==> flow/design.v <==
module spi_slave_interface #(
    parameter integer WIDTH = 16
)(
    input  logic clk,                
    input  logic rst,                
    input  logic sclk,              
    input  logic cs_n,              
    input  logic mosi,              
    output logic miso,              
    output logic wr_en,                             
    output logic [15:0] addr,                       
    output logic signed [WIDTH-1:0] wr_data,        
    input  logic signed [WIDTH-1:0] rd_data         
);
    typedef enum logic [1:0] {
        IDLE,
        SHIFT_IN,
        SHIFT_OUT
    } spi_state_t;
    spi_state_t state, next_state;
    logic [5:0] bit_count;
    logic [31:0] shift_reg;          
    logic [WIDTH-1:0] read_buffer;   
    logic [1:0] sclk_sync;
    logic sclk_rising, sclk_falling;
    always_ff @(posedge clk or posedge rst) begin
        if (rst) begin
            sclk_sync <= 2'b00;
        end else begin
            sclk_sync <= {sclk_sync[0], sclk};
        end
    end
    assign sclk_rising  = (sclk_sync == 2'b01);
    assign sclk_falling = (sclk_sync == 2'b10);
    always_ff @(posedge clk or posedge rst) begin
        if (rst) begin
            state <= IDLE;
        end else begin
            state <= next_state;
        end
    end
    always_comb begin
        next_state = state;
        case (state)
            IDLE: begin
                if (!cs_n) begin
                    next_state = SHIFT_IN;
                end
            end
            SHIFT_IN: begin
                if (bit_count == 6'd32) begin
                    next_state = SHIFT_OUT;
                end
            end
            SHIFT_OUT: begin
                if (cs_n) begin
                    next_state = IDLE;
                end
            end
            default: begin
                next_state = IDLE;
            end
        endcase
    end
    always_ff @(posedge clk or posedge rst) begin
        if (rst) begin
            shift_reg <= 32'd0;
            bit_count <= 6'd0;
        end else if (cs_n) begin
            shift_reg <= 32'd0;
            bit_count <= 6'd0;
        end else if (state == SHIFT_IN) begin
            if (sclk_rising) begin
                shift_reg <= {shift_reg[30:0], mosi};
                bit_count <= bit_count + 1;
            end
        end else if (state != SHIFT_IN) begin
            bit_count <= 6'd0;
        end
    end
    always_ff @(posedge clk or posedge rst) begin
        if (rst) begin
            wr_en   <= 1'b0;
            addr    <= 16'd0;
            wr_data <= '0;
        end else begin
            wr_en <= 1'b0;  
            if (state == SHIFT_IN && bit_count == 6'd32) begin
                addr    <= shift_reg[30:16];
                wr_data <= shift_reg[15:0];
                if (!shift_reg[31]) begin  
                    wr_en <= 1'b1;
                end
            end
        end
    end
    logic rd_pending;
    always_ff @(posedge clk or posedge rst) begin
        if (rst) begin
            rd_pending <= 1'b0;
        end else begin
            rd_pending <= (state == SHIFT_IN && bit_count == 6'd32 && shift_reg[31]);
        end
    end
    always_ff @(posedge clk or posedge rst) begin
        if (rst) begin
            read_buffer <= '0;
        end else begin
            if (rd_pending) begin
                read_buffer <= rd_data;
            end else if (state == SHIFT_OUT && sclk_falling) begin
                read_buffer <= {read_buffer[WIDTH-2:0], 1'b0};
            end
        end
    end
    always_ff @(posedge clk or posedge rst) begin
        if (rst) begin
            miso <= 1'b0;
        end else begin
            if (state == SHIFT_OUT && shift_reg[31]) begin
                miso <= read_buffer[WIDTH-1];
            end else begin
                miso <= 1'b0;
            end
        end
    end
endmodule
module parameter_register_file #(
    parameter integer WIDTH = 16,
    parameter integer NUM_NEURONS_LAYER_1 = 4,
    parameter integer NUM_NEURONS_LAYER_2 = 3
)(
    input  logic clk,
    input  logic rst,
    input  logic wr_en,
    input  logic [15:0] addr,
    input  logic signed [WIDTH-1:0] wr_data,
    output logic signed [WIDTH-1:0] rd_data,
    output logic signed [WIDTH-1:0] threshold,
    output logic signed [WIDTH-1:0] leak,
    output logic signed [WIDTH-1:0] reset_potential,
    output logic signed [WIDTH-1:0] refractory_cycles,
    output logic [NUM_NEURONS_LAYER_1-1:0][NUM_NEURONS_LAYER_2-1:0][WIDTH-1:0] synaptic_weights
);
    logic signed [WIDTH-1:0] threshold_reg, leak_reg, reset_reg, refractory_reg;
    logic [NUM_NEURONS_LAYER_1-1:0][NUM_NEURONS_LAYER_2-1:0][WIDTH-1:0] weight_mem;
    int w_idx, w_i, w_j;
    assign w_idx = addr - 16'h1000;
    assign w_i   = w_idx / NUM_NEURONS_LAYER_2;
    assign w_j   = w_idx % NUM_NEURONS_LAYER_2;
    always_ff @(posedge clk or posedge rst) begin
        if (rst) begin
            threshold_reg   <= 16'd1000;
            leak_reg        <= 16'd10;
            reset_reg       <= 16'd0;
            refractory_reg  <= 16'd10;
            for (int m = 0; m < NUM_NEURONS_LAYER_1; m++) begin
                for (int n = 0; n < NUM_NEURONS_LAYER_2; n++) begin
                    weight_mem[m][n] <= '0;
                end
            end
        end else if (wr_en) begin
            case (addr)
                16'h0000: threshold_reg  <= wr_data;
                16'h0001: leak_reg       <= wr_data;
                16'h0002: reset_reg      <= wr_data;
                16'h0003: refractory_reg <= wr_data;
                default: begin
                    if (addr >= 16'h1000 && addr < 16'h1000 + NUM_NEURONS_LAYER_1 * NUM_NEURONS_LAYER_2) begin
                        weight_mem[w_i][w_j] <= wr_data;
                    end
                end
            endcase
        end
    end
    always_comb begin
        case (addr)
            16'h0000: rd_data = threshold_reg;
            16'h0001: rd_data = leak_reg;
            16'h0002: rd_data = reset_reg;
            16'h0003: rd_data = refractory_reg;
            default: begin
                if (addr >= 16'h1000 && addr < 16'h1000 + NUM_NEURONS_LAYER_1 * NUM_NEURONS_LAYER_2) begin
                    rd_data = weight_mem[w_i][w_j];
                end else begin
                    rd_data = '0;
                end
            end
        endcase
    end
    assign threshold          = threshold_reg;
    assign leak               = leak_reg;
    assign reset_potential    = reset_reg;
    assign refractory_cycles  = refractory_reg;
    assign synaptic_weights   = weight_mem;
endmodule
module lif_neuron #(
    parameter integer WIDTH = 16
)(
    input  logic                      clk,
    input  logic                      rst,
    input  logic signed [WIDTH-1:0]   input_current,
    input  logic signed [WIDTH-1:0]   threshold,
    input  logic signed [WIDTH-1:0]   leak,
    input  logic signed [WIDTH-1:0]   reset_potential,
    input  logic signed [WIDTH-1:0]   refractory_cycles,
    output reg                        spike
);
    localparam signed [WIDTH-1:0] MAX_POTENTIAL = 2**(WIDTH-1) - 1;
    localparam signed [WIDTH-1:0] MIN_POTENTIAL = -(2**(WIDTH-1));
    logic signed [WIDTH-1:0] membrane_potential;
    logic [WIDTH-1:0] refractory_counter;
    logic in_refractory;
    logic signed [WIDTH:0] extended_sum;   
    logic signed [WIDTH-1:0] next_potential;
    logic spike_next;
    always_comb begin
        extended_sum = $signed(membrane_potential) + $signed(input_current) - $signed(leak);
        if (extended_sum > MAX_POTENTIAL)
            next_potential = MAX_POTENTIAL;
        else if (extended_sum < MIN_POTENTIAL)
            next_potential = MIN_POTENTIAL;
        else
            next_potential = extended_sum[WIDTH-1:0];
        spike_next = (!in_refractory && next_potential >= threshold);
    end
    always_ff @(posedge clk or posedge rst) begin
        if (rst) begin
            membrane_potential <= 0;
            spike <= 0;
            refractory_counter <= 0;
            in_refractory <= 0;
        end else begin
            spike <= 0;
            if (in_refractory) begin
                if (refractory_counter == 0)
                    in_refractory <= 0;
                else
                    refractory_counter <= refractory_counter - 1;
            end else begin
                if (spike_next) begin
                    spike <= 1;
                    membrane_potential <= reset_potential;
                    in_refractory <= 1;
                    refractory_counter <= refractory_cycles - 1;
                end else begin
                    membrane_potential <= next_potential;
                end
            end
        end
    end
endmodule
module fully_connected_neural_network #(
    parameter integer WIDTH = 16,
    parameter integer NUM_NEURONS_LAYER_1 = 4,
    parameter integer NUM_NEURONS_LAYER_2 = 3
)(
    input  logic clk,
    input  logic rst,
    input  logic signed [WIDTH-1:0] input_current,
    input  logic signed [WIDTH-1:0] threshold,
    input  logic signed [WIDTH-1:0] leak,
    input  logic signed [WIDTH-1:0] reset_potential,
    input  logic signed [WIDTH-1:0] refractory_cycles,
    input  logic [NUM_NEURONS_LAYER_1-1:0][NUM_NEURONS_LAYER_2-1:0][WIDTH-1:0] synaptic_weights,
    output logic [NUM_NEURONS_LAYER_2-1:0] spikes_layer_2
);
    logic spike_layer_1 [NUM_NEURONS_LAYER_1-1:0];
    logic signed [WIDTH-1:0] input_current_layer_2 [NUM_NEURONS_LAYER_2-1:0];
    logic spike_layer_2_int [NUM_NEURONS_LAYER_2-1:0];
    genvar i;
    generate
        for (i = 0; i < NUM_NEURONS_LAYER_1; i++) begin : layer_1_neurons
            lif_neuron #(
                .WIDTH(WIDTH)
            ) neuron_layer_1 (
                .clk(clk),
                .rst(rst),
                .input_current(input_current),
                .threshold(threshold),
                .leak(leak),
                .reset_potential(reset_potential),
                .refractory_cycles(refractory_cycles),
                .spike(spike_layer_1[i])
            );
        end
    endgenerate
    always_comb begin
        integer j, k;
        for (j = 0; j < NUM_NEURONS_LAYER_2; j++) begin
            input_current_layer_2[j] = 0;
            for (k = 0; k < NUM_NEURONS_LAYER_1; k++) begin
                if (spike_layer_1[k]) begin
                    input_current_layer_2[j] += synaptic_weights[k][j];
                end
            end
        end
    end
    generate
        for (i = 0; i < NUM_NEURONS_LAYER_2; i++) begin : layer_2_neurons
            lif_neuron #(
                .WIDTH(WIDTH)
            ) neuron_layer_2 (
                .clk(clk),
                .rst(rst),
                .input_current(input_current_layer_2[i]),
                .threshold(threshold),
                .leak(leak),
                .reset_potential(reset_potential),
                .refractory_cycles(refractory_cycles),
                .spike(spike_layer_2_int[i])
            );
        end
    endgenerate
    always_ff @(posedge clk or posedge rst) begin
        if (rst) begin
            spikes_layer_2 <= '0;
        end else begin
            for (int s = 0; s < NUM_NEURONS_LAYER_2; s++) begin
                spikes_layer_2[s] <= spike_layer_2_int[s];
            end
        end
    end
endmodule
module top #(
    parameter integer WIDTH = 16,
    parameter integer NUM_NEURONS_LAYER_1 = 4,
    parameter integer NUM_NEURONS_LAYER_2 = 3
)(
    input  logic clk,
    input  logic rst,
    input  logic sclk,
    input  logic cs_n,
    input  logic mosi,
    output logic miso,
    input  logic signed [WIDTH-1:0] input_current,
    output logic [NUM_NEURONS_LAYER_2-1:0] spikes
);
    logic wr_en;
    logic [15:0] addr;
    logic signed [WIDTH-1:0] wr_data;
    logic signed [WIDTH-1:0] rd_data;
    logic signed [WIDTH-1:0] threshold;
    logic signed [WIDTH-1:0] leak;
    logic signed [WIDTH-1:0] reset_potential;
    logic signed [WIDTH-1:0] refractory_cycles;
    logic [NUM_NEURONS_LAYER_1-1:0][NUM_NEURONS_LAYER_2-1:0][WIDTH-1:0] synaptic_weights;
    spi_slave_interface #(
        .WIDTH(WIDTH)
    ) spi_inst (
        .clk(clk),
        .rst(rst),
        .sclk(sclk),
        .cs_n(cs_n),
        .mosi(mosi),
        .miso(miso),
        .wr_en(wr_en),
        .addr(addr),
        .wr_data(wr_data),
        .rd_data(rd_data)
    );
    parameter_register_file #(
        .WIDTH(WIDTH),
        .NUM_NEURONS_LAYER_1(NUM_NEURONS_LAYER_1),
        .NUM_NEURONS_LAYER_2(NUM_NEURONS_LAYER_2)
    ) reg_file (
        .clk(clk),
        .rst(rst),
        .wr_en(wr_en),
        .addr(addr),
        .wr_data(wr_data),
        .rd_data(rd_data),
        .threshold(threshold),
        .leak(leak),
        .reset_potential(reset_potential),
        .refractory_cycles(refractory_cycles),
        .synaptic_weights(synaptic_weights)
    );
    fully_connected_neural_network #(
        .WIDTH(WIDTH),
        .NUM_NEURONS_LAYER_1(NUM_NEURONS_LAYER_1),
        .NUM_NEURONS_LAYER_2(NUM_NEURONS_LAYER_2)
    ) nn_inst (
        .clk(clk),
        .rst(rst),
        .input_current(input_current),
        .threshold(threshold),
        .leak(leak),
        .reset_potential(reset_potential),
        .refractory_cycles(refractory_cycles),
        .synaptic_weights(synaptic_weights),
        .spikes_layer_2(spikes)
    );
endmodule
==> flow/run.sh <==
#!/bin/bash
# the make line also repeats each setting of config.mk as NAME=value (left out here)
make -C /OpenROAD-flow-scripts/flow DESIGN_CONFIG=/design/flow/config.mk WORK_HOME=/design/flow/orfs CLKGATE_MAP_FILE= finish
==> flow/config.mk <==
export PLATFORM = sky130hd
export DESIGN_NAME = top
export DESIGN_NICKNAME = top
export VERILOG_FILES = /design/flow/design.v
export SDC_FILE = /design/flow/constraint.sdc
export NUM_CORES = 4
export LEC_CHECK = 0
export CAP_MARGIN = 20
export CORE_MARGIN = 2
export CORE_UTILIZATION = 62
export SLEW_MARGIN = 20
==> flow/constraint.sdc <==
create_clock -name core_clock -period 13.3 [get_ports {clk}]
set_input_delay 2.6600 -clock core_clock [delete_from_list [all_inputs] [get_ports {clk}]]
set_output_delay 2.6600 -clock core_clock [all_outputs]
set_load 0.01 [all_outputs]
==> flow_metrics.py, run 1 <==
# Synthesis and PnR figures
metrics = {
    "floorplanning": {
        "rows": 105,
        "die_y_um": 292,
        "chipArea_mm2": 0.0855,
        "fp_util_pct": 62.7,
        "io_pins": 25,
        "die_w_um": 292,
        "core_mm2": 0.0822,
    },
    "logic_synthesis": {
        "edf_count": 0,
        "synth-compound-area-share_pct": 17.8,
        "top_area_cell": "dfrtp_1",
        "synth.yosys.seq_area_share_pct": 28.7,
        "synthArstFlopShare_pct": 100,
        "syn-cell-area_mm2": 0.0516,
        "adder_share_pct": 16.1,
        "top_cell": "dfrtp_1",
        "mux_share_pct": 13.5,
        "syn_area_per_cell_um2": 9.13,
        "yosysWarnings": 8,
        "synth_cells": 5650,
        "ys_top_cells_by_area": "dfrtp_1 (28%), ha_1 (11%), mux2_2 (5.2%)",
        "synth.distinct_cells": 101,
        "xor_area_share_pct": 6.20,
        "yosysCellCount": 5650,
        "common_cells": "dfrtp_1 (579), inv_1 (569), a21oi_1 (512)",
        "fp_nets": 6261,
        "synthFlopType": "dfrtp_1",
        "topCombFamilyByArea": "AND-OR/OR-AND gates",
        "ys_area_mm2": 0.0516,
        "numSynthFlops": 590,
        "yosys.area_share.simple_pct": 11.4,
        "yosys.area.top_type_share_pct": 28.1,
    },
    "timing": {
        "post-route-period-util_pct": 93.2,
        "fmax_ghz": 0.0807,
        "whs_ns": 0.353,
        "drv_slew": 0,
        "final-hold-violation-count": 0,
        "layout_min_cycle_time_ns": 12.40,
        "relSlewSlack_pct": 20.0,
        "setup_violations": 0,
        "worst_slew_pin_slew_ns": 1.20,
        "tns_ns": 0,
        "finClkSkew_ns": 0.0365,
    },
    "layout": {
        "comb_area_mm2": 0.0339,
        "final_cells": 6808,
        "area_growth_syn_to_layout_pct": 9.80,
        "flop_area_mm2": 0.0148,
        "nFillCells": 6643,
        "fin_nets": 6292,
    },
    "global_route": {
        "grtUsageTotal_pct": 35.4,
        "grt_first_pass_wirelength_um": 236000,
        "grt_overflow_total": 0,
        "grt_pass1_vias": 41300,
        "antenna_found_initial": 5,
        "grt_max_degree": 142,
    },
    "placement": {
        "hpwlAfterDp_um": 114000,
        "port_buffers": 24,
        "gp_congestion": 0.926,
        "dp_cells": 6672,
    },
    "critical_path": {
        "crit_path_max_fanout": 16,
        "cp.required_ns": 13.80,
        "crit_end": "reg_file.weight_mem[36]",
        "ff2ff_setup_slack_ns": 0.90,
        "cp_slowest_cell": "or3_2",
        "critPathLaunch": "spi_inst.addr[12]",
        "worst_r2r_path_depth": 61,
        "crit_type": "reg2reg",
        "critPathArrivalTime_ns": 12.90,
        "critPathCaptureType": "register",
        "cp.buffers_inverters": 8,
        "worstSetupStartpointType": "register",
        "cp.depth": 61,
        "r2r-start": "spi_inst.addr[12]",
        "timing.rr.end": "reg_file.weight_mem[36]",
        "cpMostUsedCell": "ha_1",
        "cp_top_family": "AND-OR/OR-AND gates",
        "max_stage_delay_ns": 0.54,
    },
    "routing": {
        "postRouteWirelength_um": 151000,
        "wl_per_cell_um": 22.3,
        "drt_pass1_iterations": 6,
        "vias": 42400,
        "final_antenna_net_count": 0,
        "vias_per_cell": 6.23,
        "first_iter_violations": 3606,
        "drc": 0,
    },
    "clocking": {
        "holdBufCountCts": 0,
        "ctsRootBufferMaster": "clkbuf_16",
        "cts_inserted_buffers": 70,
        "cts_tree": "done",
        "cts_max_level": 3,
        "clk_pin_slew_ns": 0.06,
        "clock_sinks": 590,
        "cts.path.max_buffers": 3,
        "insertion_delay_ns": 0.65,
    },
    "job": {
        "drv_cap": 0,
        "warning_count": 39,
    },
    "hold_path": {
        "min_path_type": "reg2reg",
        "holdPathEnd": "nn_inst.spikes_layer_2[0]",
        "hold_start": "nn_inst.layer_2_neurons[0].neuron_layer_2.spike",
        "holdPathStages": 0,
    },
    "status": {
        "outcome": "complete, no violations",
    },
}
[per-layer routing]
layer	GRT usage, %	wire length [µm]	vias to the layer above
li1	-	-	20000
met4	13.4	6180	2
met2	56.0	68100	1387
met5	0	12	-
met1	49.8	66600	20700
met3	4.63	10600	311
[metrics by stage]
stage          worst slack, ns  util [%]  cell area (µm²)
4_1_cts                 0.0592      68.5            56300
5_1_grt               -0.00731      68.9            56600
3_3_place_gp             0.323      65.4            53700
6_report                 0.901      68.9            56600
2_1_floorplan           0.0751         -            51600
3_5_place_dp            0.0807      65.4            53800
[final cells by class]
| class | count | area share (%) |
|---|---|---|
| multi-input combinational | 4226 | 59.8 |
| sequential | 590 | 26.1 |
| inverter | 573 | 3.80 |
| clock buffer | 94 | 3.48 |
| timing repair buffer | 220 | 3.36 |
| tap | 1070 | 2.36 |
| clock inverter | 33 | 1.05 |
| antenna | 2 | 0.00884 |
[timing repair]
action,in CTS,in global routing
setup endpoints to repair,15,205
gates resized,2,56
setup buffers,0,7
pin swaps,0,15
gates cloned,0,0
==> run 2: changes to the inputs <==
ABC_AREA = 0   (was default)
CELL_PAD_IN_SITES_GLOBAL_PLACEMENT = 1   (was default)
CORE_ASPECT_RATIO = 1.26   (was default)
CORE_UTILIZATION = 40   (was 62)
GPL_ROUTABILITY_DRIVEN = 1   (was default)
GPL_TIMING_DRIVEN = 0   (was default)
HOLD_SLACK_MARGIN = -0.03   (was default)
PLACE_DENSITY_LB_ADDON = 0.11   (was default)
clock period = 22.4 ns   (was 13.3 ns; I/O delays follow)
==> flow_metrics.py, run 2 <==
# Synthesis and PnR figures
metrics = {
    "timing": {
        "rsz0062_at_grt": "no",
        "whs_ns": 0.351,
        "tns_ns": 0,
        "final-hold-violation-count": 0,
        "layout_min_cycle_time_ns": 16.95,
        "fmax_ghz": 0.0590,
        "setup_violations": 0,
        "worst_slew_pin_slew_ns": 1.21,
        "relSlewSlack_pct": 19.3,
        "drv_slew": 0,
        "finClkSkew_ns": 0.0320,
        "post-route-period-util_pct": 75.7,
    },
    "floorplanning": {
        "die_y_um": 407,
        "core_mm2": 0.128,
        "rows": 147,
        "die_w_um": 324,
        "chipArea_mm2": 0.132,
        "io_pins": 25,
        "fp_util_pct": 40.4,
    },
    "logic_synthesis": {
        "ys_area_mm2": 0.0516,
        "adder_share_pct": 16.1,
        "yosys.area.top_type_share_pct": 28.1,
        "synth_cells": 5650,
        "topCombFamilyByArea": "AND-OR/OR-AND gates",
        "common_cells": "dfrtp_1 (579), inv_1 (569), a21oi_1 (512)",
        "yosys.area_share.simple_pct": 11.4,
        "top_cell": "dfrtp_1",
        "synth-compound-area-share_pct": 17.8,
        "ys_top_cells_by_area": "dfrtp_1 (28%), ha_1 (11%), mux2_2 (5.2%)",
        "syn-cell-area_mm2": 0.0516,
        "numSynthFlops": 590,
        "synthFlopType": "dfrtp_1",
        "synth.yosys.seq_area_share_pct": 28.7,
        "yosysCellCount": 5650,
        "top_area_cell": "dfrtp_1",
        "syn_area_per_cell_um2": 9.13,
        "fp_nets": 6261,
        "synthArstFlopShare_pct": 100,
        "xor_area_share_pct": 6.20,
        "synth.distinct_cells": 101,
        "mux_share_pct": 13.5,
        "yosysWarnings": 8,
        "edf_count": 0,
    },
    "clocking": {
        "cts_tree": "done",
        "clk_pin_slew_ns": 0.06,
        "cts_inserted_buffers": 74,
        "cts.path.max_buffers": 3,
        "ctsResizeCount": 0,
        "ctsRootBufferMaster": "clkbuf_16",
        "postCtsSetupBuffers": 0,
        "insertion_delay_ns": 0.68,
        "holdBufCountCts": 0,
        "cts_max_level": 3,
        "clock_sinks": 590,
    },
    "hold_path": {
        "min_path_type": "reg2reg",
        "holdPathEnd": "nn_inst.spikes_layer_2[2]",
        "hold_start": "nn_inst.layer_2_neurons[2].neuron_layer_2.spike",
        "holdPathStages": 0,
    },
    "placement": {
        "gp_congestion": 0.887,
        "dp_cells": 7395,
        "port_buffers": 24,
        "hpwlAfterDp_um": 138000,
    },
    "layout": {
        "final_cells": 7532,
        "area_growth_syn_to_layout_pct": 10.4,
        "fin_nets": 6371,
    },
    "routing": {
        "drt_pass1_iterations": 5,
        "drc": 0,
        "wl_per_cell_um": 23.0,
        "first_iter_violations": 2356,
        "vias_per_cell": 5.53,
        "vias": 41600,
        "postRouteWirelength_um": 173000,
        "final_antenna_net_count": 0,
    },
    "critical_path": {
        "critPathLaunch": "spi_inst.addr[0]",
        "r2r-start": "spi_inst.addr[0]",
        "cp_slowest_cell": "dfrtp_1",
        "worst_r2r_path_depth": 70,
        "worstSetupStartpointType": "register",
        "timing.rr.end": "reg_file.weight_mem[84]",
        "cp.buffers_inverters": 12,
        "cp_top_family": "AND-OR/OR-AND gates",
        "cp.required_ns": 22.96,
        "crit_type": "reg2reg",
        "critPathCaptureType": "register",
        "cpMostUsedCell": "o21ai_0",
        "max_stage_delay_ns": 0.53,
        "critPathArrivalTime_ns": 17.50,
        "cp.depth": 70,
        "crit_end": "reg_file.weight_mem[84]",
        "crit_path_max_fanout": 10,
        "ff2ff_setup_slack_ns": 5.45,
    },
    "job": {
        "drv_cap": 0,
        "warning_count": 37,
    },
    "global_route": {
        "grt_overflow_total": 0,
        "grt_pass1_vias": 42700,
        "grt_max_degree": 102,
        "grtUsageTotal_pct": 26.5,
        "antenna_found_initial": 1,
        "grt_first_pass_wirelength_um": 263000,
    },
    "status": {
        "outcome": "complete, no violations",
    },
}
[run 2: layout make-up]
cell class                      instances  area [µm²]
Antenna cell                            1        2.50
Buffer                                261        1150
Clock buffer                          100        2100
Clock inverter                         34         537
Fill cell                           12700       70700
Inverter                              573        2160
Multi-Input combinational cell       4226       33600
Sequential cell                       590       14800
Tap cell                             1713        2140
Timing Repair Buffer                   34         450
[run 2: through the flow]
stage / setup slack, ns / area [µm²] / utilization [%]
3_3_place_gp: -8.02 / 54000 / 42.3
6_report: 5.45 / 56900 / 44.6
2_1_floorplan: 1.43 / 51600 / -
4_1_cts: 5.50 / 56900 / 44.6
3_5_place_dp: 5.55 / 54300 / 42.5
5_1_grt: 3.62 / 56900 / 44.6
[run 2: per-layer routing]
layer  vias to the layer above  share of wire [%]  wire [µm]  global-route usage [%]
met3                       189                2.8       4900                    2.33
met1                     20700                 43      74700                    33.1
met4                         0                3.6       6320                    9.45
met5                         -                  0          0                       0
li1                      20100                  -          -                       -
met2                       650                 50      87300                    47.4
==> run 3: changes to the inputs <==
ABC_AREA = default   (was 0)
CELL_PAD_IN_SITES_GLOBAL_PLACEMENT = default   (was 1)
CORE_ASPECT_RATIO = default   (was 1.26)
CORE_UTILIZATION = 66   (was 40)
GPL_ROUTABILITY_DRIVEN = default   (was 1)
GPL_TIMING_DRIVEN = default   (was 0)
HOLD_SLACK_MARGIN = default   (was -0.03)
PLACE_DENSITY_LB_ADDON = default   (was 0.11)
SETUP_SLACK_MARGIN = 2.46   (was default)
clock period = 9.28 ns   (was 22.4 ns; I/O delays follow)
==> flow_metrics.py, run 3 <==
# Synthesis and PnR figures
metrics = {
    "clocking": {
        "cts_max_level": 3,
        "cts_tree": "done",
        "insertion_delay_ns": 0.66,
        "ctsRootBufferMaster": "clkbuf_16",
        "holdBufCountCts": 0,
        "cts_inserted_buffers": 70,
        "clock_sinks": 590,
        "clk_pin_slew_ns": 0.07,
        "cts.path.max_buffers": 3,
    },
    "critical_path": {
        "cp_top_family": "AND-OR/OR-AND gates",
        "critPathLaunch": "spi_inst.addr[8]",
        "critPathCaptureType": "register",
        "r2r-start": "spi_inst.addr[8]",
        "cp.buffers_inverters": 13,
        "crit_type": "reg2reg",
        "timing.rr.end": "reg_file.weight_mem[14]",
        "cp_slowest_cell": "or4_4",
        "worst_r2r_path_depth": 65,
        "crit_end": "reg_file.weight_mem[14]",
        "crit_path_max_fanout": 8,
        "max_stage_delay_ns": 0.61,
        "worstSetupStartpointType": "register",
        "ff2ff_setup_slack_ns": -2.70,
        "critPathArrivalTime_ns": 12.48,
        "cp.required_ns": 9.78,
        "cp.depth": 65,
        "cpMostUsedCell": "buf_4",
    },
    "placement": {
        "place_ws_ns": -2.88,
        "dp_cells": 7368,
        "port_buffers": 24,
        "hpwlAfterDp_um": 119000,
        "gp_congestion": 0.954,
    },
    "logic_synthesis": {
        "fp_nets": 6261,
        "yosys.area.top_type_share_pct": 28.1,
        "synthFlopType": "dfrtp_1",
        "top_cell": "dfrtp_1",
        "adder_share_pct": 16.1,
        "yosysWarnings": 8,
        "ys_area_mm2": 0.0516,
        "synth.yosys.seq_area_share_pct": 28.7,
        "ys_top_cells_by_area": "dfrtp_1 (28%), ha_1 (11%), mux2_2 (5.2%)",
        "synthArstFlopShare_pct": 100,
        "yosys.area_share.simple_pct": 11.4,
        "synth-compound-area-share_pct": 17.8,
        "top_area_cell": "dfrtp_1",
        "synth.distinct_cells": 101,
        "mux_share_pct": 13.5,
        "synth_cells": 5650,
        "topCombFamilyByArea": "AND-OR/OR-AND gates",
        "syn_area_per_cell_um2": 9.13,
        "edf_count": 0,
        "xor_area_share_pct": 6.20,
        "yosysCellCount": 5650,
        "numSynthFlops": 590,
        "common_cells": "dfrtp_1 (579), inv_1 (569), a21oi_1 (512)",
        "syn-cell-area_mm2": 0.0516,
    },
    "hold_path": {
        "hold_start": "nn_inst.layer_2_neurons[0].neuron_layer_2.spike",
        "holdPathStages": 0,
        "min_path_type": "reg2reg",
        "holdPathEnd": "nn_inst.spikes_layer_2[0]",
    },
    "routing": {
        "drt_pass1_iterations": 12,
        "vias": 48600,
        "wl_per_cell_um": 23.5,
        "vias_per_cell": 6.39,
        "antennaDiodeCount": 0,
        "first_iter_violations": 4844,
        "final_antenna_net_count": 0,
        "postRouteWirelength_um": 178000,
        "drc": 0,
    },
    "global_route": {
        "grt_overflow_total": 0,
        "grtUsageTotal_pct": 40.4,
        "grt_max_degree": 159,
        "antenna_found_initial": 7,
        "grt_pass1_vias": 47300,
        "grt_first_pass_wirelength_um": 256000,
    },
    "timing": {
        "drv_slew": 0,
        "relSlewSlack_pct": 14.5,
        "final-hold-violation-count": 0,
        "setup_violations": 328,
        "rsz0062_at_grt": "yes",
        "worst_slew_pin_slew_ns": 1.25,
        "layout_min_cycle_time_ns": 11.98,
        "fin_ws_ns": -2.70,
        "fmax_ghz": 0.0835,
        "post-route-period-util_pct": 129,
        "finClkSkew_ns": 0.0489,
    },
    "floorplanning": {
        "chipArea_mm2": 0.0804,
        "fp_util_pct": 66.6,
        "rows": 102,
        "die_w_um": 284,
        "io_pins": 25,
        "core_mm2": 0.0775,
        "die_y_um": 284,
    },
    "layout": {
        "final_util_pct": 84.5,
        "final_cells": 7607,
        "area_growth_syn_to_layout_pct": 26.9,
        "fin_nets": 7125,
    },
    "job": {
        "drv_cap": 0,
        "warning_count": 47,
    },
    "status": {
        "outcome": "failed layout checks",
        "so_faults": "setup timing",
    },
}
[run 3: routing by layer]
layer | global-route usage [%] | vias up | part of all wire, %
met5 | 0 | - | 0.047
met3 | 7.68 | 807 | 9.3
met4 | 21.0 | 14 | 7.4
met1 | 51.0 | 23500 | 37
met2 | 66.2 | 2591 | 46
li1 | - | 21600 | -
[run 3: cell type report]
type / count / area (µm²)
flip-flops and latches: 590 / 14800
well taps: 1040 / 1300
repair buffers: 1053 / 8720
clock buffers: 97 / 1940
fillers: 4309 / 12000
clock inverters: 28 / 435
inverters: 573 / 2180
multi-input cells: 4226 / 36100
[run 3: repair_timing]
action                                  4_1_cts  5_1_grt
cloned                                        7        5
buffers inserted                             35       67
endpoints found under the setup margin      446      446
pin swaps                                    24      195
gates resized                               143      470
[run 3: metrics by stage]
| step | instance area, µm² | hold slack, ns | setup TNS, ns |
|---|---|---|---|
| after floorplan | 51900 | 0.331 | -822.05 |
| after global placement | 59600 | 0.334 | -664.82 |
| after global routing | 65500 | 0.360 | -854.30 |
| final | 65500 | 0.360 | -678.12 |
| after detailed placement | 59600 | 0.345 | -758.73 |
| after CTS | 63000 | 0.364 | -657.90 |
==> run 4: changes to the inputs <==
ABC_AREA = 1   (was default)
CORE_UTILIZATION = 68   (was 66)
CTS_CLUSTER_SIZE = 74   (was default)
SETUP_SLACK_MARGIN = default   (was 2.46)
clock period = 10.2 ns   (was 9.28 ns; I/O delays follow)
==> flow_metrics.py, run 4 <==
# Synthesis and PnR figures
metrics = {
    "status": {
        "outcome": "failed layout checks",
        "so_faults": "setup timing",
    },
    "critical_path": {
        "cp_top_family": "simple AND/OR/NAND/NOR gates",
        "crit_end": "reg_file.weight_mem[63]",
        "critPathCaptureType": "register",
        "cp_slowest_cell": "dfrtp_1",
        "max_stage_delay_ns": 0.40,
        "ff2ff_setup_slack_ns": -1.28,
        "crit_path_max_fanout": 8,
        "r2r-start": "spi_inst.addr[12]",
        "cp.required_ns": 10.75,
        "timing.rr.end": "reg_file.weight_mem[63]",
        "crit_type": "reg2reg",
        "worst_r2r_path_depth": 91,
        "worstSetupStartpointType": "register",
        "cpMostUsedCell": "nand2_2",
        "cp.buffers_inverters": 13,
        "cp.depth": 91,
        "critPathLaunch": "spi_inst.addr[12]",
        "critPathArrivalTime_ns": 12.03,
    },
    "timing": {
        "finClkSkew_ns": 0.0465,
        "setup_violations": 293,
        "fmax_ghz": 0.0871,
        "drv_slew": 0,
        "rsz0062_at_grt": "yes",
        "whs_ns": 0.353,
        "final-hold-violation-count": 0,
        "layout_min_cycle_time_ns": 11.48,
        "post-route-period-util_pct": 113,
        "relSlewSlack_pct": 17.6,
        "worst_slew_pin_slew_ns": 1.23,
        "fin_ws_ns": -1.28,
    },
    "floorplanning": {
        "rows": 100,
        "die_w_um": 279,
        "fp_util_pct": 68.8,
        "io_pins": 25,
        "chipArea_mm2": 0.0777,
        "die_y_um": 279,
        "core_mm2": 0.0746,
    },
    "logic_synthesis": {
        "ys_top_cells_by_area": "dfrtp_1 (28%), ha_1 (11%), nand2_1 (9.3%)",
        "synth.yosys.seq_area_share_pct": 28.8,
        "common_cells": "nand2_1 (1266), inv_1 (1253), o21ai_0 (692)",
        "numSynthFlops": 590,
        "synth.distinct_cells": 61,
        "edf_count": 0,
        "syn-cell-area_mm2": 0.0513,
        "synth-compound-area-share_pct": 19.1,
        "topCombFamilyByArea": "AND-OR/OR-AND gates",
        "fp_nets": 7598,
        "yosysWarnings": 8,
        "synthArstFlopShare_pct": 100,
        "synth_cells": 6987,
        "syn_area_per_cell_um2": 7.35,
        "synthFlopType": "dfrtp_1",
        "yosys.area.top_type_share_pct": 28.2,
        "top_area_cell": "dfrtp_1",
        "ys_area_mm2": 0.0513,
        "xor_area_share_pct": 6.14,
        "top_cell": "nand2_1",
        "yosysCellCount": 6987,
        "yosys.area_share.simple_pct": 18.2,
        "mux_share_pct": 0.215,
        "adder_share_pct": 16.2,
    },
    "routing": {
        "first_iter_violations": 5721,
        "vias": 51400,
        "drc": 0,
        "wl_per_cell_um": 20.4,
        "postRouteWirelength_um": 172000,
        "vias_per_cell": 6.10,
        "drt_pass1_iterations": 10,
        "final_antenna_net_count": 0,
    },
    "layout": {
        "final_util_pct": 80.5,
        "nFillCells": 5275,
        "area_growth_syn_to_layout_pct": 16.9,
        "final_cells": 8427,
        "stdcell_area_mm2": 0.0600,
        "fin_nets": 8010,
    },
    "clocking": {
        "clk_pin_slew_ns": 0.06,
        "cts_inserted_buffers": 72,
        "cts.path.max_buffers": 3,
        "insertion_delay_ns": 0.64,
        "ctsRootBufferMaster": "clkbuf_16",
        "cts_max_level": 3,
        "clock_sinks": 590,
        "cts_tree": "done",
    },
    "hold_path": {
        "holdPathEnd": "nn_inst.spikes_layer_2[2]",
        "min_path_type": "reg2reg",
        "hold_start": "nn_inst.layer_2_neurons[2].neuron_layer_2.spike",
        "holdPathStages": 0,
    },
    "global_route": {
        "grt_overflow_total": 0,
        "grtUsageTotal_pct": 43.3,
        "grt_first_pass_wirelength_um": 265000,
        "grt_pass1_vias": 49300,
        "antenna_found_initial": 5,
        "grt_max_degree": 170,
    },
    "placement": {
        "hpwlAfterDp_um": 125000,
        "gp_congestion": 1.07,
        "dp_cells": 8232,
        "port_buffers": 24,
        "place_area_mm2": 0.0559,
    },
    "job": {
        "drv_cap": 0,
        "warning_count": 48,
    },
}
[run 4: layout make-up]
type	instances	area [µm²]	area share, %
tap	969	1210	2.02
multi-input combinational	4880	32000	53.3
antenna	1	2.50	0.00417
clock inverter	27	415	0.692
inverter	1279	4810	8.03
sequential	590	14800	24.6
timing repair buffer	576	4710	7.86
clock buffer	105	2100	3.50
[run 4: layer usage]
metal	routed length (µm)	track usage, %	up-vias
met5	47	0	-
met4	10800	22.4	8
met3	19300	9.96	687
met2	75500	67.8	2789
met1	65900	56.2	24100
li1	-	-	23800
[run 4: timing repair]
item                       4_1_cts  5_1_grt
buffers inserted                27       31
gates resized                   49      231
hold buffers                     0        0
pin swaps                       13      137
cloned                           4        1
setup endpoints to repair      241      295
[run 4: through the flow]
stage	setup TNS (ns)	setup WS [ns]
final	-245.24	-1.28
after global routing	-479.11	-2.11
after CTS	-163.78	-0.972
after detailed placement	-194.14	-1.07
after global placement	-119.88	-0.695
after floorplan	-34.30	-0.271
==> run 5: changes to the inputs <==
ABC_AREA = default   (was 1)
CORE_UTILIZATION = 40   (was 68)
CTS_CLUSTER_SIZE = default   (was 74)
clock period = 21.4 ns   (was 10.2 ns; I/O delays follow)
==> flow_metrics.py, run 5 <==
# Synthesis and PnR figures
metrics = {
    "timing": {
        "layout_min_cycle_time_ns": 17.20,
        "relSlewSlack_pct": 24.6,
        "whs_ns": 0.334,
        "finClkSkew_ns": 0.0366,
        "worst_slew_pin_slew_ns": 1.13,
        "final-hold-violation-count": 0,
        "tns_ns": 0,
        "fmax_ghz": 0.0582,
        "setup_violations": 0,
        "drv_slew": 0,
        "rsz0062_at_grt": "no",
        "post-route-period-util_pct": 80.4,
    },
    "clocking": {
        "clk_pin_slew_ns": 0.06,
        "cts.path.max_buffers": 3,
        "holdBufCountCts": 0,
        "insertion_delay_ns": 0.66,
        "ctsResizeCount": 0,
        "cts_max_level": 3,
        "cts_inserted_buffers": 74,
        "postCtsSetupBuffers": 0,
        "clock_sinks": 590,
        "ctsRootBufferMaster": "clkbuf_16",
        "cts_tree": "done",
    },
    "routing": {
        "drc": 0,
        "vias_per_cell": 5.65,
        "wl_per_cell_um": 19.6,
        "vias": 41100,
        "first_iter_violations": 2993,
        "drt_pass1_iterations": 6,
        "final_antenna_net_count": 0,
        "postRouteWirelength_um": 142000,
    },
    "logic_synthesis": {
        "ys_area_mm2": 0.0516,
        "xor_area_share_pct": 6.20,
        "synth.distinct_cells": 101,
        "synthArstFlopShare_pct": 100,
        "syn-cell-area_mm2": 0.0516,
        "yosysWarnings": 8,
        "syn_area_per_cell_um2": 9.13,
        "yosysCellCount": 5650,
        "synthFlopType": "dfrtp_1",
        "edf_count": 0,
        "numSynthFlops": 590,
        "ys_top_cells_by_area": "dfrtp_1 (28%), ha_1 (11%), mux2_2 (5.2%)",
        "adder_share_pct": 16.1,
        "synth.yosys.seq_area_share_pct": 28.7,
        "mux_share_pct": 13.5,
        "top_area_cell": "dfrtp_1",
        "topCombFamilyByArea": "AND-OR/OR-AND gates",
        "yosys.area.top_type_share_pct": 28.1,
        "top_cell": "dfrtp_1",
        "yosys.area_share.simple_pct": 11.4,
        "synth_cells": 5650,
        "synth-compound-area-share_pct": 17.8,
        "common_cells": "dfrtp_1 (579), inv_1 (569), a21oi_1 (512)",
        "fp_nets": 6261,
    },
    "layout": {
        "area_growth_syn_to_layout_pct": 8.47,
        "final_cells": 7269,
        "fin_nets": 6158,
        "final_util_pct": 43.8,
        "stdcell_area_mm2": 0.0559,
    },
    "hold_path": {
        "holdPathEnd": "nn_inst.spikes_layer_2[0]",
        "hold_start": "nn_inst.layer_2_neurons[0].neuron_layer_2.spike",
        "holdPathStages": 0,
        "min_path_type": "reg2reg",
    },
    "critical_path": {
        "crit_type": "reg2reg",
        "max_stage_delay_ns": 0.82,
        "cpMostUsedCell": "o21ai_0",
        "crit_path_max_fanout": 16,
        "critPathLaunch": "spi_inst.addr[0]",
        "cp.depth": 64,
        "worstSetupStartpointType": "register",
        "cp.required_ns": 21.91,
        "critPathArrivalTime_ns": 17.71,
        "cp.buffers_inverters": 5,
        "worst_r2r_path_depth": 64,
        "cp_top_family": "AND-OR/OR-AND gates",
        "cp_slowest_cell": "and4_1",
        "r2r-start": "spi_inst.addr[0]",
        "crit_end": "reg_file.weight_mem[64]",
        "timing.rr.end": "reg_file.weight_mem[64]",
        "critPathCaptureType": "register",
        "ff2ff_setup_slack_ns": 4.20,
    },
    "placement": {
        "place_area_mm2": 0.0533,
        "gp_congestion": 0.885,
        "port_buffers": 24,
        "dp_cells": 7133,
        "hpwlAfterDp_um": 109000,
    },
    "floorplanning": {
        "rows": 131,
        "die_y_um": 363,
        "io_pins": 25,
        "core_mm2": 0.128,
        "fp_util_pct": 40.3,
        "die_w_um": 363,
        "chipArea_mm2": 0.132,
    },
    "job": {
        "drv_cap": 0,
        "warning_count": 34,
    },
    "global_route": {
        "grt_pass1_vias": 40500,
        "antenna_found_initial": 2,
        "grt_first_pass_wirelength_um": 227000,
        "grt_overflow_total": 0,
        "grt_max_degree": 77,
        "grtUsageTotal_pct": 21.6,
    },
    "status": {
        "outcome": "complete, no violations",
    },
}
## run 5: final cells by class
class / count / area (µm²)
multi-input combinational: 4226 / 33700
clock inverter: 40 / 488
timing repair buffer: 82 / 676
inverter: 573 / 2160
sequential: 590 / 14800
clock buffer: 95 / 2090
tap: 1662 / 2080
antenna: 1 / 2.50
fill: 12400 / 71900
## run 5: per-stage QoR
stage               setup WS [ns]
floorplan                   0.627
global placement             4.89
finish                       4.20
detailed placement           4.45
CTS                          4.35
global route                 2.35
## run 5: metal layers
| layer | routed length [µm] | track usage (%) | share of wire, % |
|---|---|---|---|
| met1 | 68000 | 31.2 | 48 |
| met2 | 62600 | 33.6 | 44 |
| met3 | 8350 | 3.62 | 5.9 |
| met4 | 3290 | 5.51 | 2.3 |
| met5 | 0 | 0 | 0 |
==> run 6: changes to the inputs <==
ABC_AREA = 1   (was default)
CORE_UTILIZATION = 66   (was 40)
SETUP_SLACK_MARGIN = 2.46   (was default)
clock period = 8.41 ns   (was 21.4 ns; I/O delays follow)
==> flow_metrics.py, run 6 <==
# Synthesis and PnR figures
metrics = {
    "logic_synthesis": {
        "top_area_cell": "dfrtp_1",
        "common_cells": "nand2_1 (1266), inv_1 (1253), o21ai_0 (692)",
        "syn-cell-area_mm2": 0.0513,
        "numSynthFlops": 590,
        "yosysWarnings": 8,
        "ys_top_cells_by_area": "dfrtp_1 (28%), ha_1 (11%), nand2_1 (9.3%)",
        "adder_share_pct": 16.2,
        "synthFlopType": "dfrtp_1",
        "ys_area_mm2": 0.0513,
        "yosysCellCount": 6987,
        "syn_area_per_cell_um2": 7.35,
        "edf_count": 0,
        "yosys.area_share.simple_pct": 18.2,
        "synth.distinct_cells": 61,
        "topCombFamilyByArea": "AND-OR/OR-AND gates",
        "synth.yosys.seq_area_share_pct": 28.8,
        "mux_share_pct": 0.215,
        "yosys.area.top_type_share_pct": 28.2,
        "synth-compound-area-share_pct": 19.1,
        "synthArstFlopShare_pct": 100,
        "top_cell": "nand2_1",
        "xor_area_share_pct": 6.14,
        "fp_nets": 7598,
        "synth_cells": 6987,
    },
    "timing": {
        "relSlewSlack_pct": 15.5,
        "layout_min_cycle_time_ns": 12.09,
        "final-hold-violation-count": 0,
        "setup_violations": 356,
        "fmax_ghz": 0.0827,
        "fin_ws_ns": -3.68,
        "rsz0062_at_grt": "yes",
        "tns_ns": -937.95,
        "drv_slew": 0,
        "worst_slew_pin_slew_ns": 1.26,
        "finClkSkew_ns": 0.0394,
        "post-route-period-util_pct": 144,
    },
    "critical_path": {
        "crit_end": "reg_file.weight_mem[54]",
        "cp.depth": 90,
        "cp.buffers_inverters": 20,
        "worst_r2r_path_depth": 90,
        "critPathLaunch": "spi_inst.addr[13]",
        "cp_slowest_cell": "dfrtp_1",
        "ff2ff_setup_slack_ns": -3.68,
        "cpMostUsedCell": "nand2_2",
        "cp.required_ns": 8.99,
        "worstSetupStartpointType": "register",
        "crit_type": "reg2reg",
        "r2r-start": "spi_inst.addr[13]",
        "critPathCaptureType": "register",
        "cp_top_family": "simple AND/OR/NAND/NOR gates",
        "max_stage_delay_ns": 0.42,
        "timing.rr.end": "reg_file.weight_mem[54]",
        "crit_path_max_fanout": 15,
        "critPathArrivalTime_ns": 12.67,
    },
    "routing": {
        "top_layer_used": "met5",
        "vias": 55300,
        "drc": 0,
        "wl_met3_um": 22300,
        "wl_per_cell_um": 21.0,
        "met2_length_um": 83700,
        "wl_met1_um": 69600,
        "vias_per_cell": 6.11,
        "first_iter_violations": 6537,
        "final_antenna_net_count": 0,
        "drt_pass1_iterations": 7,
        "postRouteWirelength_um": 190000,
    },
    "hold_path": {
        "holdPathStages": 0,
        "hold_start": "nn_inst.layer_2_neurons[0].neuron_layer_2.spike",
        "holdPathEnd": "nn_inst.spikes_layer_2[0]",
        "min_path_type": "reg2reg",
    },
    "floorplanning": {
        "core_mm2": 0.0772,
        "die_w_um": 283,
        "io_pins": 25,
        "chipArea_mm2": 0.0800,
        "fp_util_pct": 66.5,
        "die_y_um": 283,
        "rows": 102,
    },
    "clocking": {
        "cts.path.max_buffers": 3,
        "cts_inserted_buffers": 70,
        "ctsRootBufferMaster": "clkbuf_16",
        "cts_max_level": 3,
        "clk_pin_slew_ns": 0.07,
        "clock_sinks": 590,
        "insertion_delay_ns": 0.64,
        "cts_tree": "done",
    },
    "status": {
        "outcome": "failed layout checks",
        "so_faults": "setup timing",
    },
    "job": {
        "drv_cap": 0,
        "warning_count": 45,
    },
    "placement": {
        "gp_congestion": 1.05,
        "port_buffers": 24,
        "hpwlAfterDp_um": 132000,
        "place_ws_ns": -2.84,
    },
    "global_route": {
        "grtUsageTotal_pct": 44.6,
        "antenna_found_initial": 6,
        "grt_max_degree": 165,
        "grt_overflow_total": 0,
        "grt_first_pass_wirelength_um": 278000,
        "grt_pass1_vias": 51900,
    },
    "layout": {
        "area_growth_syn_to_layout_pct": 26.2,
        "fin_nets": 8553,
    },
}
run 6: through the flow:
| step | utilization [%] | instances | instance area (µm²) | hold WS [ns] |
|---|---|---|---|---|
| after floorplan | - | 6987 | 51700 | 0.331 |
| after global placement | 78.2 | 8840 | 60400 | 0.337 |
| after detailed placement | 78.2 | 8840 | 60400 | 0.338 |
| after CTS | 82.2 | 9004 | 63400 | 0.352 |
| after global routing | 83.9 | 9039 | 64800 | 0.355 |
| final | 83.9 | 9039 | 64800 | 0.358 |
run 6: layout make-up:
cell class / instances / area (µm²)
multi-input combinational: 4878 / 32300
tap: 1040 / 1300
clock buffer: 95 / 1990
inverter: 1279 / 4820
timing repair buffer: 1123 / 9140
sequential: 590 / 14800
antenna: 1 / 2.50
clock inverter: 33 / 414
fill: 4939 / 12400
run 6: repair_timing:
| item | 4_1_cts | 5_1_grt |
|---|---|---|
| buffers inserted | 33 | 28 |
| resized | 97 | 225 |
| setup endpoints to repair | 446 | 446 |
| cloned | 3 | 4 |
| endpoints found under the hold margin | 0 | 0 |
| hold buffers | 0 | 0 |
| pin swaps | 74 | 140 |
run 6: routing by layer:
metal	up-vias	track usage, %
met1	26000	56.3
met2	3406	71.3
li1	24900	-
met4	8	23.5
met5	-	0
met3	988	10.6
==> run 7: changes to the inputs <==
ABC_AREA = default   (was 1)
CORE_UTILIZATION = 58   (was 66)
SETUP_SLACK_MARGIN = default   (was 2.46)
clock period = 7.56 ns   (was 8.41 ns; I/O delays follow)
==> flow_metrics.py, run 7 <==
# Synthesis and PnR figures
metrics = {
    "logic_synthesis": {
        "xor_area_share_pct": 6.20,
        "synth.yosys.seq_area_share_pct": 28.7,
        "yosysCellCount": 5650,
        "synth.distinct_cells": 101,
        "adder_share_pct": 16.1,
        "numSynthFlops": 590,
        "synth-compound-area-share_pct": 17.8,
        "yosysWarnings": 8,
        "yosys.area.top_type_share_pct": 28.1,
        "ys_top_cells_by_area": "dfrtp_1 (28%), ha_1 (11%), mux2_2 (5.2%)",
        "common_cells": "dfrtp_1 (579), inv_1 (569), a21oi_1 (512)",
        "syn-cell-area_mm2": 0.0516,
        "yosys.area_share.simple_pct": 11.4,
        "fp_nets": 6261,
        "synth_cells": 5650,
        "mux_share_pct": 13.5,
        "synthArstFlopShare_pct": 100,
        "topCombFamilyByArea": "AND-OR/OR-AND gates",
        "syn_area_per_cell_um2": 9.13,
        "ys_area_mm2": 0.0516,
        "top_area_cell": "dfrtp_1",
        "top_cell": "dfrtp_1",
        "synthFlopType": "dfrtp_1",
        "edf_count": 0,
    },
    "routing": {
        "drc": 0,
        "postRouteWirelength_um": 182000,
        "drt_pass1_iterations": 6,
        "vias_per_cell": 6.02,
        "first_iter_violations": 4205,
        "wl_per_cell_um": 22.6,
        "vias": 48600,
        "final_antenna_net_count": 0,
    },
    "hold_path": {
        "holdPathEnd": "nn_inst.spikes_layer_2[0]",
        "holdPathStages": 0,
        "min_path_type": "reg2reg",
        "hold_start": "nn_inst.layer_2_neurons[0].neuron_layer_2.spike",
    },
    "global_route": {
        "antenna_found_initial": 4,
        "grt_max_degree": 106,
        "grt_first_pass_wirelength_um": 273000,
        "grt_pass1_vias": 48400,
        "grt_overflow_total": 0,
        "grtUsageTotal_pct": 38.6,
    },
    "critical_path": {
        "critPathArrivalTime_ns": 12.34,
        "cp_top_family": "AND-OR/OR-AND gates",
        "crit_end": "reg_file.weight_mem[80]",
        "cp.buffers_inverters": 12,
        "cp.depth": 65,
        "ff2ff_setup_slack_ns": -4.28,
        "max_stage_delay_ns": 0.42,
        "critPathLaunch": "spi_inst.addr[14]",
        "timing.rr.end": "reg_file.weight_mem[80]",
        "critPathCaptureType": "register",
        "cp_slowest_cell": "or3_4",
        "worst_r2r_path_depth": 65,
        "worstSetupStartpointType": "register",
        "crit_type": "reg2reg",
        "cp.required_ns": 8.06,
        "cpMostUsedCell": "o21ai_2",
        "r2r-start": "spi_inst.addr[14]",
        "crit_path_max_fanout": 9,
    },
    "floorplanning": {
        "rows": 109,
        "die_w_um": 302,
        "core_mm2": 0.0882,
        "die_y_um": 302,
        "io_pins": 25,
        "chipArea_mm2": 0.0913,
        "fp_util_pct": 58.5,
    },
    "status": {
        "so_faults": "setup timing",
        "outcome": "failed layout checks",
    },
    "clocking": {
        "ctsRootBufferMaster": "clkbuf_16",
        "insertion_delay_ns": 0.65,
        "cts_tree": "done",
        "cts_inserted_buffers": 71,
        "cts.path.max_buffers": 3,
        "cts_max_level": 3,
        "holdBufCountCts": 0,
        "clock_sinks": 590,
        "clk_pin_slew_ns": 0.06,
    },
    "placement": {
        "port_buffers": 24,
        "dp_cells": 7694,
        "place_area_mm2": 0.0614,
        "gp_congestion": 0.939,
        "hpwlAfterDp_um": 125000,
    },
    "job": {
        "drv_cap": 0,
        "warning_count": 45,
    },
    "timing": {
        "fin_ws_ns": -4.28,
        "layout_min_cycle_time_ns": 11.84,
        "setup_violations": 414,
        "post-route-period-util_pct": 157,
        "fmax_ghz": 0.0844,
        "worst_slew_pin_slew_ns": 1.28,
        "relSlewSlack_pct": 14.5,
        "drv_slew": 0,
        "finClkSkew_ns": 0.0442,
        "rsz0062_at_grt": "yes",
        "final-hold-violation-count": 0,
    },
    "layout": {
        "stdcell_area_mm2": 0.0702,
        "area_growth_syn_to_layout_pct": 36.2,
        "fin_nets": 7453,
        "final_cells": 8064,
    },
}
[run 7: layout make-up]
type | count | area, µm²
multi-input cells | 4228 | 37800
flip-flops and latches | 590 | 14800
clock inverters | 29 | 389
well taps | 1165 | 1460
inverters | 573 | 2180
diodes | 2 | 5.00
clock buffers | 99 | 2000
fillers | 5776 | 18000
repair buffers | 1378 | 11600
[run 7: metal layers]
layer / routed length, µm / vias to the layer above / GRT usage (%)
li1: - / 22300 / -
met1: 73800 / 23900 / 50.0
met2: 84000 / 1896 / 62.3
met3: 14000 / 513 / 7.42
met4: 10100 / 4 / 18.8
met5: 27 / - / 0
[run 7: what timing repair did]
item | CTS | global route
buffers inserted | 182 | 52
resized | 751 | 351
pin swaps | 335 | 313
cloned | 17 | 2
endpoints found under the setup margin | 446 | 446
[run 7: per-stage QoR]
stage                     utilization, %  setup WS, ns  setup TNS (ns)  hold slack [ns]
after floorplan                        -         -4.10        -2206.74            0.331
after global placement              69.6         -4.29        -1345.28            0.334
after detailed placement            69.6         -4.47        -1404.00            0.336
after CTS                           77.4         -4.23        -1041.86            0.350
after global routing                79.6         -4.90        -1328.82            0.361
final                               79.6         -4.28        -1094.86            0.350
==> run 8: changes to the inputs <==
ABC_AREA = 0   (was default)
CELL_PAD_IN_SITES_GLOBAL_PLACEMENT = 0   (was default)
CORE_ASPECT_RATIO = 1.66   (was default)
CORE_UTILIZATION = 38   (was 58)
MIN_ROUTING_LAYER = met1   (was default)
PLACE_DENSITY_LB_ADDON = 0.04   (was default)
SETUP_SLACK_MARGIN = 2.75   (was default)
clock period = 13.9 ns   (was 7.56 ns; I/O delays follow)
==> flow_metrics.py, run 8 <==
# Synthesis and PnR figures
metrics = {
    "logic_synthesis": {
        "synth.distinct_cells": 101,
        "synthFlopType": "dfrtp_1",
        "syn-cell-area_mm2": 0.0516,
        "fp_nets": 6261,
        "synth-compound-area-share_pct": 17.8,
        "synthArstFlopShare_pct": 100,
        "common_cells": "dfrtp_1 (579), inv_1 (569), a21oi_1 (512)",
        "syn_area_per_cell_um2": 9.13,
        "numSynthFlops": 590,
        "topCombFamilyByArea": "AND-OR/OR-AND gates",
        "yosysCellCount": 5650,
        "adder_share_pct": 16.1,
        "synth.yosys.seq_area_share_pct": 28.7,
        "edf_count": 0,
        "top_area_cell": "dfrtp_1",
        "ys_area_mm2": 0.0516,
        "yosys.area.top_type_share_pct": 28.1,
        "ys_top_cells_by_area": "dfrtp_1 (28%), ha_1 (11%), mux2_2 (5.2%)",
        "yosysWarnings": 8,
        "top_cell": "dfrtp_1",
        "yosys.area_share.simple_pct": 11.4,
        "synth_cells": 5650,
        "mux_share_pct": 13.5,
        "xor_area_share_pct": 6.20,
    },
    "critical_path": {
        "cp.buffers_inverters": 11,
        "crit_path_max_fanout": 8,
        "r2r-start": "spi_inst.addr[0]",
        "worst_r2r_path_depth": 69,
        "timing.rr.end": "reg_file.weight_mem[159]",
        "cp_top_family": "AND-OR/OR-AND gates",
        "critPathLaunch": "spi_inst.addr[0]",
        "worstSetupStartpointType": "register",
        "ff2ff_setup_slack_ns": 1.99,
        "cp.required_ns": 14.42,
        "cp_slowest_cell": "dfrtp_2",
        "critPathCaptureType": "register",
        "crit_end": "reg_file.weight_mem[159]",
        "max_stage_delay_ns": 0.46,
        "crit_type": "reg2reg",
        "critPathArrivalTime_ns": 12.44,
        "cpMostUsedCell": "o21ai_2",
        "cp.depth": 69,
    },
    "floorplanning": {
        "chipArea_mm2": 0.139,
        "fp_util_pct": 38.2,
        "core_mm2": 0.135,
        "die_w_um": 290,
        "rows": 174,
        "io_pins": 25,
        "die_y_um": 479,
    },
    "timing": {
        "relSlewSlack_pct": 25.4,
        "drv_slew": 0,
        "layout_min_cycle_time_ns": 11.91,
        "rsz0062_at_grt": "yes",
        "setup_violations": 0,
        "fmax_ghz": 0.0839,
        "final-hold-violation-count": 0,
        "tns_ns": 0,
        "worst_slew_pin_slew_ns": 1.12,
        "finClkSkew_ns": 0.0397,
        "post-route-period-util_pct": 85.7,
    },
    "layout": {
        "area_growth_syn_to_layout_pct": 17.4,
        "final_cells": 7592,
        "fin_nets": 6388,
        "nFillCells": 13300,
    },
    "job": {
        "drv_cap": 0,
        "warning_count": 40,
    },
    "placement": {
        "dp_cells": 7289,
        "port_buffers": 24,
        "gp_congestion": 0.861,
        "hpwlAfterDp_um": 133000,
    },
    "hold_path": {
        "hold_start": "nn_inst.layer_2_neurons[0].neuron_layer_2.spike",
        "min_path_type": "reg2reg",
        "holdPathStages": 0,
        "holdPathEnd": "nn_inst.spikes_layer_2[0]",
    },
    "global_route": {
        "grt_max_degree": 130,
        "grtUsageTotal_pct": 25.9,
        "grt_first_pass_wirelength_um": 273000,
        "grt_overflow_total": 0,
        "antenna_found_initial": 2,
        "grt_pass1_vias": 44400,
    },
    "clocking": {
        "cts_max_level": 3,
        "clock_sinks": 590,
        "cts_inserted_buffers": 69,
        "cts_tree": "done",
        "ctsRootBufferMaster": "clkbuf_16",
        "holdBufCountCts": 0,
        "clk_pin_slew_ns": 0.06,
        "cts.path.max_buffers": 3,
        "insertion_delay_ns": 0.68,
    },
    "routing": {
        "first_iter_violations": 1997,
        "drc": 0,
        "vias_per_cell": 5.59,
        "vias": 42400,
        "drt_pass1_iterations": 7,
        "postRouteWirelength_um": 183000,
        "wl_per_cell_um": 24.1,
        "final_antenna_net_count": 0,
    },
    "status": {
        "outcome": "complete, no violations",
    },
}
==> run 8: repair_timing <==
action	CTS	global route
setup buffers	88	71
pin swaps	52	151
setup endpoints to repair	310	369
cloned	12	6
resized	269	305
==> run 8: area by class of cell <==
type                       count  area, µm²  share of cell area, %
timing repair buffer         314       3060                   5.06
tap                         1760       2200                   3.64
clock buffer                  97       1970                   3.26
inverter                     573       2180                   3.60
antenna                        2       5.00                0.00827
sequential                   590      14800                   24.4
multi-input combinational   4229      36000                   59.4
clock inverter                27        362                  0.597
==> run 8: routing by layer <==
layer / part of all wire [%] / global-route usage, % / wire (µm) / vias to the layer above
met5: 0 / 0 / 0 / -
met4: 6.4 / 14.2 / 11800 / 0
met3: 2.0 / 1.89 / 3610 / 337
met2: 55 / 51.7 / 101000 / 687
met1: 36 / 26.5 / 66100 / 21200
li1: - / - / - / 20200
==> run 8: per-stage QoR <==
step                setup WS [ns]  cell area [µm²]  util [%]  hold WS, ns
CTS                          1.68            58700      43.5        0.350
floorplan                    2.24            51900         -        0.331
global route                 1.38            60500      44.9        0.359
finish                       1.99            60500      44.9        0.348
global placement            0.627            54400      40.3        0.335
detailed placement          0.581            54400      40.3        0.336
